==> build 48: inputs <==
## alu_top
module alu_top (
    input             clk,
    input      [7:0]  a,
    input      [7:0]  b,
    input      [3:0]  sel,
    output reg [15:0] out
);
clock: 19.3 ns
lec_check: 0
cap_margin: 15
cell_pad_in_sites_global_placement: 3
core_aspect_ratio: 0.79
core_margin: 2
core_utilization: 40
place_density: 0.43
setup_slack_margin: 2.94
slew_margin: 40
tns_end_percent: 10
run.sh (not shown) runs the stock make flow with config.mk's settings and CLKGATE_MAP_FILE=.
==> build 67 (differences from build 48) <==
==> flow/config.mk (replaced) <==
export PLATFORM = sky130hd
export DESIGN_NAME = alu_top
export DESIGN_NICKNAME = alu_top
export VERILOG_FILES = /design/flow/design.v
export SDC_FILE = /design/flow/constraint.sdc
export NUM_CORES = 4
export LEC_CHECK = 0
export CAP_MARGIN = 20
export CORE_MARGIN = 2
export CORE_UTILIZATION = 40
export SLEW_MARGIN = 20
==> flow/constraint.sdc (replaced) <==
create_clock -name core_clock -period 32.0 [get_ports {clk}]
set_input_delay 6.4000 -clock core_clock [delete_from_list [all_inputs] [get_ports {clk}]]
set_output_delay 6.4000 -clock core_clock [all_outputs]
set_load 0.01 [all_outputs]
==> notes <==
Build 67 passed the timing, DRC and antenna checks. Build 48 produced a layout that fails on setup timing.
Of build 48 and build 67, build 48 has the higher clock-buffer cell count (gap 1).
Against build 67, the sequential share of layout area of build 48 is lower by 1.5 points.
Die size is about the same in build 67 and build 48.
Synthesized area is the same in build 67 and build 48.
Between build 67 and build 48, the lower wire length is in build 67 (gap about 20%, measured against build 48).
Of build 48 and build 67, build 67 has the higher register-to-register slack (gap 8.9 ns).
In flip-flop count, build 48 and build 67 do not differ.
==> figures <==
quantity                                                                                      build 48        build 67
Average detailed-routed wire length per instance                                              18.88 um        19.40 um
Crit path DAT                                                                                 26.35 ns        30.11 ns
Setup repair bufs after CTS                                                                         63               0
Worst slack after detailed placement                                                         -7.633 ns      -0.9260 ns
Number of design-rule violations left by the first detailed-router iteration                       921             915
Outcome                                                                       finished with violations  finished clean
Violated checks                                                                           setup timing               -
Core area                                                                                 0.02576 mm^2    0.02598 mm^2
Die outline area                                                                          0.02765 mm^2    0.02765 mm^2
Area occupied by multi-input gates                                                        0.01004 mm^2   0.009498 mm^2
Chip Width                                                                                    186.6 um        166.3 um
Multi-input gate share of total cell area                                                       63.27%          80.44%
Routed vias/inst                                                                                 5.487           5.986
Post-route core utilization                                                                     61.61%          45.44%
Design area                                                                               0.01587 mm^2    0.01181 mm^2
Total number of cells along the worst setup path                                                   142             136
Worst slew slack as a fraction of its limit                                                     46.62%          29.42%
Layout-stage area growth over the synthesis result                                              50.70%          12.11%
Total met2 wirelength after detailed routing                                                  18.45 mm        15.15 mm


==> run a <==
==> flow/design.v <==
module alu_top (
    input             clk,
    input      [7:0]  a,
    input      [7:0]  b,
    input      [3:0]  sel,
    output reg [15:0] out
);
    reg  [7:0]  a_q, b_q;
    reg  [3:0]  sel_q;
    wire [15:0] alu_out;
    always @(posedge clk) begin
        a_q   <= a;
        b_q   <= b;
        sel_q <= sel;
        out   <= alu_out;
    end
    alu u_alu (.a(a_q), .b(b_q), .sel(sel_q), .out(alu_out));
endmodule

`timescale 1ns / 1ps
module alu(
    input [7:0] a,b,
    input [3:0] sel,
    output reg [15:0] out
    );
    always@(*)
        begin
            case(sel)
                4'b0000 : out=a+b;
                4'b0001 : out=a+1;
                4'b0010 : out=a-b;
                4'b0011 : out=a*b;
                4'b0100 : out=(b==0) ? 16'd0 : a/b;
                4'b0101 : out=(b==0) ? 16'd0 : a%b;
                4'b0110 : out=a&b;
                4'b0111 : out=a|b;
                4'b1000 : out=~(a&b);
                4'b1001 : out=~(a|b);
                4'b1010 : out=a^b;
                default: out=0;
            endcase        
        end    
endmodule
==> flow/run.sh <==
#!/bin/bash
# the make line also repeats each setting of config.mk as NAME=value (left out here)
make -C /OpenROAD-flow-scripts/flow DESIGN_CONFIG=/design/flow/config.mk WORK_HOME=/design/flow/orfs CLKGATE_MAP_FILE= finish
==> flow/config.mk <==
export PLATFORM = sky130hd
export DESIGN_NAME = alu_top
export DESIGN_NICKNAME = alu_top
export VERILOG_FILES = /design/flow/design.v
export SDC_FILE = /design/flow/constraint.sdc
export NUM_CORES = 4
export LEC_CHECK = 0
export CAP_MARGIN = 15
export CELL_PAD_IN_SITES_GLOBAL_PLACEMENT = 0
export CORE_ASPECT_RATIO = 1.04
export CORE_MARGIN = 2
export CORE_UTILIZATION = 67
export CTS_CLUSTER_SIZE = 89
export PLACE_DENSITY_LB_ADDON = 0.1
export SLEW_MARGIN = 40
export TNS_END_PERCENT = 60
==> flow/constraint.sdc <==
create_clock -name core_clock -period 27.0 [get_ports {clk}]
set_input_delay 5.4000 -clock core_clock [delete_from_list [all_inputs] [get_ports {clk}]]
set_output_delay 5.4000 -clock core_clock [all_outputs]
set_load 0.01 [all_outputs]
==> inputs of run b, as changes to run a <==
- CORE_ASPECT_RATIO: 1.04 -> 0.79
- CORE_UTILIZATION: 67 -> 65
- CTS_CLUSTER_DIAMETER: default -> 26
- CTS_CLUSTER_SIZE: 89 -> default
- PLACE_DENSITY_LB_ADDON: 0.1 -> default
- SETUP_SLACK_MARGIN: default -> 2.94
- TNS_END_PERCENT: 60 -> 5
==> flow/constraint.sdc (replaced) <==
create_clock -name core_clock -period 15.8 [get_ports {clk}]
set_input_delay 3.1600 -clock core_clock [delete_from_list [all_inputs] [get_ports {clk}]]
set_output_delay 3.1600 -clock core_clock [all_outputs]
set_load 0.01 [all_outputs]
==> flow_metrics.tcl <==
# flow metrics
set metrics [dict create \
    placed_area_um2 14480 \
    dieArea_um2 17240 \
    status "stopped before the end" \
    firstError "[ERROR DPL-0033] detailed placement checks failed during check placement." \
    coreArea_um2 15900 \
    pre_cts_slack_ns -11.37 \
    lastStage "clock tree synthesis (4_1_cts)" \
]
That was run b.
==> flow_metrics.tcl <==
# yosys + openroad results
set metrics [dict create \
    status "complete, but fails checks" \
    failed_checks "negative setup slack" \
    placed_area_um2 11840 \
    coreArea_um2 15310 \
    setup_slack_ns -2.063 \
    finalSetupViolCount 16 \
]
That was run a.
